==> flow/design.v (excerpt) <==
module pixel_sort_asc (
	 input clk, reset, soft_rst,
	 input enable, 
	 input      [15:0] Pixel_in1, Pixel_in2, Pixel_in3, Pixel_in4 , Pixel_in5 , Pixel_in6, Pixel_in7, Pixel_in8,
	 output reg [15:0] Pixel_out1, Pixel_out2, Pixel_out3, Pixel_out4 , Pixel_out5 , Pixel_out6, Pixel_out7, Pixel_out8,    output reg valid_out
);
Size in the first run: roughly 3,900 cells after synthesis, roughly 130 flip-flops.
==> flow/config.mk <==
export PLATFORM = sky130hd
export DESIGN_NAME = pixel_sort_asc
export DESIGN_NICKNAME = pixel_sort_asc
export VERILOG_FILES = /design/flow/design.v
export SDC_FILE = /design/flow/constraint.sdc
export NUM_CORES = 4
export LEC_CHECK = 0
export ABC_AREA = 1
export CAP_MARGIN = 20
export CORE_MARGIN = 2
export CORE_UTILIZATION = 72
export CTS_CLUSTER_DIAMETER = 103
export CTS_CLUSTER_SIZE = 72
export PLACE_DENSITY = 0.38
export SETUP_SLACK_MARGIN = 2.2
export SLEW_MARGIN = 20
==> flow/constraint.sdc <==
create_clock -name core_clock -period 16.6 [get_ports {clk}]
set_input_delay 3.3200 -clock core_clock [delete_from_list [all_inputs] [get_ports {clk}]]
set_output_delay 3.3200 -clock core_clock [all_outputs]
set_load 0.01 [all_outputs]
run.sh (not shown) runs the stock make flow with config.mk's settings and CLKGATE_MAP_FILE=.
The baseline died in detailed placement (3_5_place_dp) on DPL-0038.
Rerun with:
ABC_AREA = not set   (was 1)
CORE_UTILIZATION = 66   (was 72)
CTS_CLUSTER_DIAMETER = not set   (was 103)
CTS_CLUSTER_SIZE = not set   (was 72)
PLACE_DENSITY = not set   (was 0.38)
SETUP_SLACK_MARGIN = not set   (was 2.2)
clock period = 29.0 ns   (was 16.6 ns; I/O delays follow)
Outcome: The changed run stopped in detailed placement (3_5_place_dp) on DPL-0038. Synthesized area climbs by 4.7%. Die area climbs by 14%. Synthesized cell count is lower by 9.3%.
Rerun with:
CORE_UTILIZATION = 58   (was 66)
SETUP_SLACK_MARGIN = 5.0   (was not set)
clock period = 38.0 ns   (was 29.0 ns; I/O delays follow)
This time the run failed in global routing (5_1_grt) with GRT-0232.
Die size climbs by 13%.
Synthesized area is unchanged.
Synthesized cell count does not change.
Rerun with:
CORE_UTILIZATION = 68   (was 58)
SETUP_SLACK_MARGIN = not set   (was 5.0)
clock period = 16.6 ns   (was 38.0 ns; I/O delays follow)
=>
- The changed run died in detailed placement (3_5_place_dp) (DPL-0038)
- die area went down by 14%
- synthesized cell count does not change
- synthesized area does not change

---

P:
pixel_sort_asc again, from the RTL that the note above started with.
clock: 19.4 ns
lec_check: 0
abc_area: 1
cap_margin: 20
core_aspect_ratio: 1.39
core_margin: 2
core_utilization: 72
cts_cluster_diameter: 294
cts_cluster_size: 99
place_density: 0.85
setup_slack_margin: -1.09
slew_margin: 20
tns_end_percent: 10
Status: P FAILED at detailed placement (tool error)
Modified inputs, Q compared to P
- ABC_AREA removed (was 1)
- CTS_CLUSTER_SIZE removed (was 99)
- SETUP_SLACK_MARGIN changed from -1.09 to 1.0
- CTS_CLUSTER_DIAMETER removed (was 294)
- CORE_ASPECT_RATIO removed (was 1.39)
- PLACE_DENSITY removed (was 0.85)
- TNS_END_PERCENT removed (was 10)
- CORE_UTILIZATION changed from 72 to 52
- the clock period (ns, I/O delays scaled along) changed from 19.4 to 18.3
==> results <==
- Of Q and P, the lower synthesized cell count belongs to Q.
- In the flow results for Q and P, the placer congestion estimate is larger on P.
- Q: full die area higher than P
- Synthesized area, Q vs P: up by a few percent
- Q got as far as global routing, where a tool error ended the run.

---

Setup of job 9412:
pixel_sort_asc again, from the RTL that the note above started with.
Design pixel_sort_asc, start of the top module:
module pixel_sort_asc (
	 input clk, reset, soft_rst,
	 input enable, 
	 input      [15:0] Pixel_in1, Pixel_in2, Pixel_in3, Pixel_in4 , Pixel_in5 , Pixel_in6, Pixel_in7, Pixel_in8,
	 output reg [15:0] Pixel_out1, Pixel_out2, Pixel_out3, Pixel_out4 , Pixel_out5 , Pixel_out6, Pixel_out7, Pixel_out8,    output reg valid_out
);
integer i, j;
reg [15:0] array [1:8]; 
reg [15:0] temp;
reg [15:0] in1, in2, in3, in4, in5, in6, in7, in8;
always @(posedge clk)
 begin
 if (reset)
     begin
	  in1 <= 0;
	  in2 <= 0; 
	  in3 <= 0; 
	  in4 <=	0;
	  in5 <=	0; 
	  in6 <=	0; 
	  in7 <=	0; 
	  in8 <=	0; 
	  valid_out <= 0; 
		 Pixel_out1 <= 0;
		 Pixel_out2 <= 0;
		 Pixel_out3 <= 0;
		 Pixel_out4 <= 0;
		 Pixel_out5 <= 0;
		 Pixel_out6 <= 0;
		 Pixel_out7 <= 0;
		 Pixel_out8 <= 0; 
	  end 
	  else if(soft_rst)
		 begin 
	    in1 <=  0;
		 in2 <=  0; 
	    in3 <=  0; 
	    in4 <=	0;
	    in5 <=	0; 
	    in6 <=	0; 
	    in7 <=	0; 
	    in8 <=	0; 
	    valid_out <= 0; 
		 Pixel_out1 <= 0;
		 Pixel_out2 <= 0;
		 Pixel_out3 <= 0;
		 Pixel_out4 <= 0;
		 Pixel_out5 <= 0;
  ...
clock: 38.0 ns
lec_check: 0
cap_margin: 20
core_aspect_ratio: 0.5
core_margin: 2
core_utilization: 38
cts_cluster_diameter: 310
cts_cluster_size: 32
hold_slack_margin: -0.09
setup_slack_margin: -2.0
slew_margin: 20
tns_end_percent: 10
Layout checks on job 9412: not met. Flow itself completed; violations: setup timing.
What job 4616 does differently from job 9412 at the input level:
# job 9412
export LEC_CHECK = 0
export CAP_MARGIN = 20
export CORE_ASPECT_RATIO = 0.5
export CORE_MARGIN = 2
export CORE_UTILIZATION = 38
export CTS_CLUSTER_DIAMETER = 310
export CTS_CLUSTER_SIZE = 32
export HOLD_SLACK_MARGIN = -0.09
export SETUP_SLACK_MARGIN = -2.0
export SLEW_MARGIN = 20
export TNS_END_PERCENT = 10
create_clock -name core_clock -period 38.0 [get_ports {clk}]
# job 4616
export LEC_CHECK = 0
export CAP_MARGIN = 20
export CORE_MARGIN = 9
export CORE_UTILIZATION = 58
export CTS_CLUSTER_DIAMETER = 179
export CTS_CLUSTER_SIZE = 98
export SETUP_SLACK_MARGIN = -1.77
export SLEW_MARGIN = 20
create_clock -name core_clock -period 38.0 [get_ports {clk}]
## What came out
To summarise job 4616: no stage aborted, but the layout did not pass its checks, failing on setup timing. Summary — depth of the critical timing path with buffers and inverters included, job 4616 relative to job 9412: higher, by 3. Setup TNS for job 4616: 2.69 ns down relative to job 9412. In the reports for job 9412 and job 4616, the smaller wire length belongs to job 4616. Measured against each other, job 9412 and job 4616 differ in horizontal die dimension, the lower figure coming from job 4616. Relative to job 9412, slew of the pin with the lowest slew margin has decreased by 0.076 ns in job 4616. Job 9412 → job 4616: layout overhead on the synthesized area went down, number of resized instances in the post-cts repair step went up, number of ordinary and repair buffers in the finished layout went down. Summary of job 4616 over job 9412: I/O pin count comparable; cell count now smaller; global routing met1 resource utilization now larger.
[inputs] job 5560 vs job 4616
# job 4616
export LEC_CHECK = 0
export CAP_MARGIN = 20
export CORE_MARGIN = 9
export CORE_UTILIZATION = 58
export CTS_CLUSTER_DIAMETER = 179
export CTS_CLUSTER_SIZE = 98
export SETUP_SLACK_MARGIN = -1.77
export SLEW_MARGIN = 20
create_clock -name core_clock -period 38.0 [get_ports {clk}]
# job 5560
export LEC_CHECK = 0
export CAP_MARGIN = 20
export CORE_MARGIN = 2
export CORE_UTILIZATION = 40
export GPL_ROUTABILITY_DRIVEN = 0
export GPL_TIMING_DRIVEN = 0
export SETUP_SLACK_MARGIN = 5.0
export SLEW_MARGIN = 20
create_clock -name core_clock -period 38.0 [get_ports {clk}]
Notes after the runs:
- Job 5560 finished all stages; the layout is clean.
- Job 5560: tapcell count about 47% above job 4616
- Job 5560: final worst setup slack 2.37 ns above job 4616
- [job 5560 vs job 4616] total detailed-routing wirelength: higher in job 5560
- Re final non-filler cell area: job 4616 was lower than job 5560.
- On hold slack, job 4616 tracks job 5560 almost exactly.
- Relative to job 4616, first-iteration DRC count decreased by 32% in job 5560.
- Comparing job 5560 and job 4616, the higher final clock period utilization by the worst path is on job 4616.
Edits applied to the flow inputs when going from job 5560 to job 3428:
# job 5560
export LEC_CHECK = 0
export CAP_MARGIN = 20
export CORE_MARGIN = 2
export CORE_UTILIZATION = 40
export GPL_ROUTABILITY_DRIVEN = 0
export GPL_TIMING_DRIVEN = 0
export SETUP_SLACK_MARGIN = 5.0
export SLEW_MARGIN = 20
create_clock -name core_clock -period 38.0 [get_ports {clk}]
# job 3428
export LEC_CHECK = 0
export CAP_MARGIN = 20
export CELL_PAD_IN_SITES_DETAIL_PLACEMENT = 2
export CELL_PAD_IN_SITES_GLOBAL_PLACEMENT = 0
export CORE_ASPECT_RATIO = 0.78
export CORE_MARGIN = 4
export CORE_UTILIZATION = 40
export MIN_ROUTING_LAYER = met2
export PLACE_DENSITY_LB_ADDON = 0.11
export SETUP_SLACK_MARGIN = 1.0
export SLEW_MARGIN = 0
create_clock -name core_clock -period 38.0 [get_ports {clk}]
## What came out
- Compared job 3428 against job 5560; area reported by Yosys stat within noise.
- Job 3428: it failed with a tool error in detailed placement (3_5_place_dp), so there are no final results.
- Looking at die area, job 3428 sits about 3.3% above job 5560.
- Going from job 5560 to job 3428, the placeable core region was found to have gone down by about 0.55%.
- [compare] base=job 5560 new=job 3428: netlist area before placement held steady, number of core rows shrank by about 12%, total nets after synthesis essentially unchanged.

---

The RTL this note starts from:
==> flow/design.v <==
module pixel_sort_asc (
	 input clk, reset, soft_rst,
	 input enable, 
	 input      [15:0] Pixel_in1, Pixel_in2, Pixel_in3, Pixel_in4 , Pixel_in5 , Pixel_in6, Pixel_in7, Pixel_in8,
	 output reg [15:0] Pixel_out1, Pixel_out2, Pixel_out3, Pixel_out4 , Pixel_out5 , Pixel_out6, Pixel_out7, Pixel_out8,    output reg valid_out
);
integer i, j;
reg [15:0] array [1:8]; 
reg [15:0] temp;
reg [15:0] in1, in2, in3, in4, in5, in6, in7, in8;
always @(posedge clk)
 begin
 if (reset)
     begin
	  in1 <= 0;
	  in2 <= 0; 
	  in3 <= 0; 
	  in4 <=	0;
	  in5 <=	0; 
	  in6 <=	0; 
	  in7 <=	0; 
	  in8 <=	0; 
	  valid_out <= 0; 
		 Pixel_out1 <= 0;
		 Pixel_out2 <= 0;
		 Pixel_out3 <= 0;
		 Pixel_out4 <= 0;
		 Pixel_out5 <= 0;
		 Pixel_out6 <= 0;
		 Pixel_out7 <= 0;
		 Pixel_out8 <= 0; 
	  end 
	  else if(soft_rst)
		 begin 
	    in1 <=  0;
		 in2 <=  0; 
	    in3 <=  0; 
	    in4 <=	0;
	    in5 <=	0; 
	    in6 <=	0; 
	    in7 <=	0; 
	    in8 <=	0; 
	    valid_out <= 0; 
		 Pixel_out1 <= 0;
		 Pixel_out2 <= 0;
		 Pixel_out3 <= 0;
		 Pixel_out4 <= 0;
		 Pixel_out5 <= 0;
		 Pixel_out6 <= 0;
		 Pixel_out7 <= 0;
		 Pixel_out8 <= 0; 
       end
		 else  if(enable)
		 begin
       valid_out <= 1;
		in1<= Pixel_in1;
		in2<= Pixel_in2; 
		in3<= Pixel_in3; 
		in4<= Pixel_in4;  
		in5<=	Pixel_in5; 
		in6<=	Pixel_in6; 
		in7<=	Pixel_in7; 
		in8<=	Pixel_in8; 
		 Pixel_out1 <= array[8];
		 Pixel_out2 <= array[7];
		 Pixel_out3 <= array[6];
		 Pixel_out4 <= array[5];
		 Pixel_out5 <= array[4];
		 Pixel_out6 <= array[3];
		 Pixel_out7 <= array[2];
		 Pixel_out8 <= array[1];
	  	end
		 else begin
		 valid_out <= 0;
		 in1 <=  0;
		 in2 <=  0; 
	    in3 <=  0; 
	    in4 <=	0;
	    in5 <=	0; 
	    in6 <=	0; 
	    in7 <=	0; 
	    in8 <=	0; 
		 Pixel_out1 <= 0;
		 Pixel_out2 <= 0;
		 Pixel_out3 <= 0;
		 Pixel_out4 <= 0;
		 Pixel_out5 <= 0;
		 Pixel_out6 <= 0;
		 Pixel_out7 <= 0;
		 Pixel_out8 <= 0; 
       end	
 end 
 always @(*)
  begin
 if (reset)
     begin
		 array[1] =  0; 
		 array[2] =	 0;
		 array[3] =  0;
		 array[4] =  0;
		 array[5] =  0;
		 array[6] =  0;
		 array[7] =  0;
		 array[8] =  0;
	  end 
	  else if(soft_rst)
		 begin 
	    array[1] =  0; 
		 array[2] =	 0;
		 array[3] =  0;
		 array[4] =  0;
		 array[5] =  0;
		 array[6] =  0;
		 array[7] =  0;
		 array[8] =  0;
	     end
	else  begin
			 array[1] =  Pixel_in1; 
			 array[2] =	 Pixel_in2;
			 array[3] =  Pixel_in3;
			 array[4] =  Pixel_in4;
			 array[5] =  Pixel_in5;
			 array[6] =  Pixel_in6;
			 array[7] =  Pixel_in7;
			 array[8] =  Pixel_in8;
 for ( i= 8; i>0; i=i-1) begin
		for(j=1; j<i; j=j+1) begin 
		 if (array[j] < array[j + 1])
          begin
            temp = array[j];
            array[j] = array[j + 1];
            array[j + 1] = temp;
				end
		   end
		end
	end
 end 
endmodule 
Settings: LEC_CHECK=0, ABC_AREA=1, CAP_MARGIN=20, CELL_PAD_IN_SITES_DETAIL_PLACEMENT=1, CORE_ASPECT_RATIO=1.98, CORE_MARGIN=2, CORE_UTILIZATION=71, CTS_CLUSTER_DIAMETER=175, GPL_ROUTABILITY_DRIVEN=0, GPL_TIMING_DRIVEN=1, MAX_ROUTING_LAYER=met4, PLACE_DENSITY_LB_ADDON=0.28, SETUP_SLACK_MARGIN=5.0, SLEW_MARGIN=20, TNS_END_PERCENT=70; clock period 32.8 ns.
The baseline stopped in detailed placement (3_5_place_dp) on DPL-0033.
Change:
--- a/flow/config.mk
+++ b/flow/config.mk
@@ -11,8 +11,8 @@
 export CORE_ASPECT_RATIO = 1.98
 export CORE_MARGIN = 2
-export CORE_UTILIZATION = 71
-export CTS_CLUSTER_DIAMETER = 175
+export CORE_UTILIZATION = 56
 export GPL_ROUTABILITY_DRIVEN = 0
 export GPL_TIMING_DRIVEN = 1
+export HOLD_SLACK_MARGIN = 0.13
 export MAX_ROUTING_LAYER = met4
 export PLACE_DENSITY_LB_ADDON = 0.28
=>
- The new run aborted during detailed placement (3_5_place_dp) with DPL-0033
- area after synthesis stays the same
- die area goes up by a quarter to a third
- synthesized cell count stays the same
Change:
==> flow/config.mk (replaced) <==
export PLATFORM = sky130hd
export DESIGN_NAME = pixel_sort_asc
export DESIGN_NICKNAME = pixel_sort_asc
export VERILOG_FILES = /design/flow/design.v
export SDC_FILE = /design/flow/constraint.sdc
export NUM_CORES = 4
export LEC_CHECK = 0
export CAP_MARGIN = 20
export CORE_MARGIN = 2
export CORE_UTILIZATION = 57
export SETUP_SLACK_MARGIN = 5.0
export SLEW_MARGIN = 0
export TNS_END_PERCENT = 5
==> flow/constraint.sdc (replaced) <==
create_clock -name core_clock -period 43.0 [get_ports {clk}]
set_input_delay 8.6000 -clock core_clock [delete_from_list [all_inputs] [get_ports {clk}]]
set_output_delay 8.6000 -clock core_clock [all_outputs]
set_load 0.01 [all_outputs]
After rerunning:
- The changed run went through all stages and came out clean
- area after synthesis came out higher by 4.7%
- synthesized cell count came out lower by 9.3%
- die area came out higher by 2.6%
